== oak ==
Design GameModeEazy, start of the top module:
module GameModeEazy(
input wire clk,
input wire rst,
input wire load,
input wire [63:0] load_board,
input wire [3:0]btn,
input wire [3:0]mode,
output wire [63:0] num,
output wire [15:0] judge
    );
Size: ~45000 um2 of cells after synthesis.
make LEC_CHECK=0 CAP_MARGIN=20 CORE_MARGIN=2 CORE_UTILIZATION=51 CTS_CLUSTER_DIAMETER=255 CTS_CLUSTER_SIZE=98 GPL_ROUTABILITY_DRIVEN=1 SLEW_MARGIN=20 finish   # period 14.9 ns
run.sh (not shown) runs the stock make flow with config.mk's settings and CLKGATE_MAP_FILE=.
Run status, oak: aborted in 5_1_grt, error GRT-0232
Here is what was changed in the inputs of pine compared with oak.
-- flow/config.mk --
<<< oak, line 10
export CORE_UTILIZATION = 51
export CTS_CLUSTER_DIAMETER = 255
export CTS_CLUSTER_SIZE = 98
>>> pine, line 10
export CORE_UTILIZATION = 28
==> flow/constraint.sdc <==
create_clock -name core_clock -period 33.1 [get_ports {clk}]
set_input_delay 6.6200 -clock core_clock [delete_from_list [all_inputs] [get_ports {clk}]]
set_output_delay 6.6200 -clock core_clock [all_outputs]
set_load 0.01 [all_outputs]
Results
Looking at the reports, pine completed the entire flow and the layout it produced met the timing, DRC and antenna checks. Delta (pine minus oak): number of rows created at floorplan shows an increase of 39, final weighted congestion in routability-driven placement shows a reduction of 0.14, count of boundary I/O pins shows no meaningful change, synthesized cell count shows no meaningful change, total of cells resized after clock tree synthesis shows a reduction of 322. From oak to pine the numbers moved as follows: post-CTS repair timing setup buffer count has decreased, pre-placement core utilization saw a decrease, area fraction in compound gates after synthesis essentially unchanged. Mapped cell area across pine and oak: no real change. Area inside the core boundary (pine vs. oak) increases by more than half. Area enclosed by the die boundary went up by more than half going from oak to pine.
> inputs changed (pine -> birch)
-- flow/config.mk --
<<< pine, line 10
export CORE_UTILIZATION = 28
>>> birch, line 10
export CORE_UTILIZATION = 30
==> flow/constraint.sdc <==
create_clock -name core_clock -period 28.0 [get_ports {clk}]
set_input_delay 5.6000 -clock core_clock [delete_from_list [all_inputs] [get_ports {clk}]]
set_output_delay 5.6000 -clock core_clock [all_outputs]
set_load 0.01 [all_outputs]
Findings:
Changes observed in birch relative to pine: data arrival time of the critical path lost 4.61 ns; delay of the slowest cell on the worst path lost 0.38 ns; multi-input gate share of total cell area lost 4.3 points; pin count of the biggest net entering global routing lost 11%.
birch against pine: routed wire length did not really move; setup slack lost 0.47 ns; final area increased 3700 um2.
Number of failing hold endpoints at the final stage of birch is on par with pine.
Input-level comparison between maple and birch:
-- flow/config.mk --
<<< birch, line 8
export CAP_MARGIN = 20
>>> maple, line 8
export CAP_MARGIN = 5
export CELL_PAD_IN_SITES_GLOBAL_PLACEMENT = 3
<<< birch, line 10
export CORE_UTILIZATION = 30
export GPL_ROUTABILITY_DRIVEN = 1
export SLEW_MARGIN = 20
>>> maple, line 11
export CORE_UTILIZATION = 40
export PLACE_DENSITY_LB_ADDON = 0.11
export SLEW_MARGIN = 15
export TNS_END_PERCENT = 90
Findings:
Diff birch -> maple | via count of the first global-routing pass | decrease of 1881. Comparing the two runs side by side, maple comes out behind birch on register-to-register slack. The setup fix buffers added after clock tree synthesis of maple is higher than that of birch. Final area in maple is 3.6% below birch. On final clock skew, maple and birch are neck and neck. maple against birch: setup slack went down 0.52 ns, portion of the layout cell area used by clock cells neither gained nor lost much.

* * *

Setup of cedar:
Starting RTL as in the previous note.
// GameModeEazy
module GameModeEazy(
input wire clk,
input wire rst,
input wire load,
input wire [63:0] load_board,
input wire [3:0]btn,
input wire [3:0]mode,
output wire [63:0] num,
output wire [15:0] judge
    );
reg [63:0] num_reg; 
reg [63:0] num_reg_last;
reg [3:0]position_reg;
reg [1:0]count;
assign num = num_reg;
judge m0(.num(num),.judge(judge));
always @ (posedge clk)
if (rst) begin
	num_reg = 64'b0001000000000000000000000000000000000000000000000000000000010000;
	count = 2'b00;
end
else if (load) begin
	num_reg = load_board;
end
else if (mode==4'b0011) begin
	if (count==2'b11) count=2'b00; else count=count+1'b1;
	num_reg_last=num_reg;
		if (btn[0]==1)
		begin		
			if (num_reg[3:0]==4'b0000)
				begin
					num_reg[3:0]=num_reg[19:16];
					num_reg[19:16]=4'b0000;
				end
			if (num_reg[7:4]==4'b0000)
				begin
					num_reg[7:4]=num_reg[23:20];
					num_reg[23:20]=4'b0000;
				end	
			if (num_reg[11:8]==4'b0000)
				begin
					num_reg[11:8]=num_reg[27:24];
					num_reg[27:24]=4'b0000;
				end	
			if (num_reg[15:12]==4'b0000)
				begin
					num_reg[15:12]=num_reg[31:28];
					num_reg[31:28]=4'b0000;
				end	
			if (num_reg[19:16]==4'b0000)
				begin
					num_reg[19:16]=num_reg[35:32];
					num_reg[35:32]=4'b0000;
				end
			if (num_reg[23:20]==4'b0000)
				begin
					num_reg[23:20]=num_reg[39:36];
					num_reg[39:36]=4'b0000;
				end	
			if (num_reg[27:24]==4'b0000)
				begin
					num_reg[27:24]=num_reg[43:40];
					num_reg[43:40]=4'b0000;
				end	
			if (num_reg[31:28]==4'b0000)
				begin
					num_reg[31:28]=num_reg[47:44];
					num_reg[47:44]=4'b0000;
				end	
			if (num_reg[3:0]==4'b0000)
				begin
					num_reg[3:0]=num_reg[19:16];
					num_reg[19:16]=4'b0000;
				end
			if (num_reg[7:4]==4'b0000)
				begin
					num_reg[7:4]=num_reg[23:20];
					num_reg[23:20]=4'b0000;
				end	
			if (num_reg[11:8]==4'b0000)
				begin
					num_reg[11:8]=num_reg[27:24];
					num_reg[27:24]=4'b0000;
				end	
			if (num_reg[15:12]==4'b0000)
				begin
					num_reg[15:12]=num_reg[31:28];
					num_reg[31:28]=4'b0000;
				end	
			if (num_reg[35:32]==4'b0000)
				begin
  ...
clock: 18.3 ns
lec_check: 0
abc_area: 0
cap_margin: 20
cell_pad_in_sites_detail_placement: 1
cell_pad_in_sites_global_placement: 2
core_margin: 3
core_utilization: 31
cts_cluster_diameter: 29
gpl_routability_driven: 1
hold_slack_margin: 0.06
max_routing_layer: met4
min_routing_layer: met1
place_density_lb_addon: 0.12
slew_margin: 15
cedar ran in full, but the layout does not pass; the checks complain about setup timing.
Setup changes, cedar to quartz
- a deleted CTS_CLUSTER_DIAMETER that had been 29
- a deleted HOLD_SLACK_MARGIN that had been 0.06
- a deleted ABC_AREA that had been 0
- a deleted MAX_ROUTING_LAYER that had been met4
- a deleted PLACE_DENSITY_LB_ADDON that had been 0.12
- a change of CORE_UTILIZATION from 31 to 50
- a change of SLEW_MARGIN from 15 to 20
- a change of CORE_MARGIN from 3 to 2
- a deleted CELL_PAD_IN_SITES_DETAIL_PLACEMENT that had been 1
- a deleted MIN_ROUTING_LAYER that had been met1
- a deleted CELL_PAD_IN_SITES_GLOBAL_PLACEMENT that had been 2
- a change of the clock period (ns, I/O delays scaled along) from 18.3 to 24.2
--- outcome ---
- quartz: complete, dirty (setup timing)
- What cedar reported for count of buffering cells on the critical path with inverters included has to be multiplied by 0.77 to get the figure for quartz.
- Side by side, global-route wire length before repair turned out lower in quartz than in cedar.
- Number of cells on the worst hold path came out exactly the same in cedar and quartz.
- When quartz is measured against cedar, its fraction of the core area occupied by cells at floorplan turns out 19 points higher.
- quartz ends up with lower floorplan row count than cedar does.
- Worst setup path endpoint: num_reg[8] -> cedar, num_reg[1] -> quartz
- Compared with cedar, quartz shows routed wire length lower by about 23%.
- Sum of net half-perimeters after detailed placement: quartz vs cedar down about 27%
Modified inputs, tundra compared to quartz
- changing CORE_UTILIZATION from 50 to 72
- setting PLACE_DENSITY_LB_ADDON to 0.22 for the first time
- changing the clock period (ns, I/O delays scaled along) from 24.2 to 13.4
### Flow results
- Of quartz and tundra, only tundra never reached the final stage.
- [quartz] flow finished | final checks: failed | reasons: setup timing
- tundra never completed; the flow aborted with a tool error in 3_5_place_dp.
- Total cells reported by yosys after synthesis: quartz vs tundra identical
- Comparing tundra with quartz, the synthesized cell count came out essentially unchanged.
- Adder-cell share of the synthesized area came out exactly the same in quartz and tundra.
- In the floorplan summary, tundra is listed with a die area less than that of quartz.
- tundra vs quartz, initial cell density of the core went up by 23 points.
- Summary: with quartz as the reference, vertical die dimension in tundra moved down by more than 10%.

* * *

run 1:
GameModeEazy again, from the RTL that the note above started with.
## GameModeEazy
module GameModeEazy(
input wire clk,
input wire rst,
input wire load,
input wire [63:0] load_board,
input wire [3:0]btn,
input wire [3:0]mode,
output wire [63:0] num,
output wire [15:0] judge
    );
clock: 25.1 ns
lec_check: 0
abc_area: 0
cap_margin: 30
cell_pad_in_sites_global_placement: 2
core_margin: 10
core_utilization: 59
cts_cluster_size: 85
gpl_routability_driven: 1
max_routing_layer: met5
place_density: 0.95
setup_slack_margin: 1.23
slew_margin: 20
Run 1 never completed; the flow aborted with a tool error in 3_1_place_gp_skip_io.
> inputs changed (run 1 -> run 2)
Settings: ABC_AREA removed (was 0); MAX_ROUTING_LAYER removed (was met5); CORE_UTILIZATION changed from 59 to 58; CELL_PAD_IN_SITES_GLOBAL_PLACEMENT removed (was 2); CAP_MARGIN changed from 30 to 20; CTS_CLUSTER_SIZE removed (was 85); TNS_END_PERCENT newly set to 5; CORE_MARGIN changed from 10 to 2; SETUP_SLACK_MARGIN removed (was 1.23); PLACE_DENSITY removed (was 0.95); the clock period (ns, I/O delays scaled along) changed from 25.1 to 22.9.
Notes after the runs:
- Summary: with run 1 as the reference, floorplan die width in run 2 moved down by a few percent.
- Run 2 ends up with lower die boundary height than run 1 does.
- Reported for run 2 and run 1, synthesized area per cell turned out identical to the last digit.
- Run 2 never completed, since it errored out during 5_1_grt.
- Comparing run 2 against run 1, there is no change at all in post-synthesis instance area.
- Looking at number of core rows, run 2 sits 1 above run 1.
- Synthesized cell count came out exactly the same in run 2 and run 1.
- Re sequential element share of the synthesized area: no difference whatsoever between run 1 and run 2.
- Run 1 → run 2: die area went down 0.0079 mm²; core utilization before placement went down 0.97 points; area of the placeable core went up about 1.7%.
--- input diff run 2..run 3 ---
Settings: a change of TNS_END_PERCENT from 5 to 15; a change of CORE_UTILIZATION from 58 to 50; an added ABC_AREA of 1; a change of the clock period (ns, I/O delays scaled along) from 22.9 to 16.5.
### Flow results
Run 3: all stages done; final checks FAILED (negative setup slack).
Run 3: pre-placement core utilization is 7.7 points lower than what run 2 reported.
Compared with run 2, run 3 shows die extent in y that has gone down by a few percent.
Synthesized area of run 3 falls short of that of run 2 by more than 10%.
Edits applied to the flow inputs when going from run 3 to run 4:
Settings: a deleted TNS_END_PERCENT that had been 15; a deleted ABC_AREA that had been 1; a change of CORE_UTILIZATION from 50 to 58; a change of the clock period (ns, I/O delays scaled along) from 16.5 to 21.8.
Results
Run 4 did not finish; the tool stopped in 5_1_grt with error GRT-0116.
Comparing chip area from the yosys synthesis statistics for run 4 and run 3, the smaller number came from run 3.
Comparing run 4 against run 3, there is no change at all in number of sinks handled by clock tree synthesis.
Going from run 3 to run 4, the die boundary width was found to have gone up by 8.9 µm.
The following lists how run 5 was set up differently from run 4:
Settings: changing CORE_UTILIZATION from 58 to 51; changing the clock period (ns, I/O delays scaled along) from 21.8 to 21.3.
### Flow results
In the metrics for run 5 and run 4, the one carrying the higher die width is run 5.
Compared with run 4, run 5 shows a floorplan-stage core utilization that is 6.7 points lower.
Status(run 5) = ERROR, stage = 5_1_grt
Comparing run 4 against run 5, there is no change at all in netlist area before placement.
Final RePlAce weighted congestion: run 5 vs run 4 down 7.2%
Going from run 4 to run 5, count of instances resized after the clock tree is built shrinks by 11%.
Synthesized-area fraction occupied by xor and xnor cells came out exactly the same in run 5 and run 4.
Die height of run 5 exceeds that of run 4 by a few percent.
Run 5 vs run 4 — post-DP HPWL climbed by a few percent
#### Input delta (run 6 over run 5)
Settings: a change of CORE_UTILIZATION from 51 to 45; a change of the clock period (ns, I/O delays scaled along) from 21.3 to 22.0.
==> results <==
Going from run 5 to run 6, the worst setup slack before clock tree synthesis was found to have gone up by 520 ps.
From the logs: run 6 reached the end of the flow and failed the layout checks with negative setup slack.
Per the comparison of run 6 with run 5, chip area in the Yosys report comparable, post-synthesis share of cell area spent on and, or, nand and nor gates comparable.
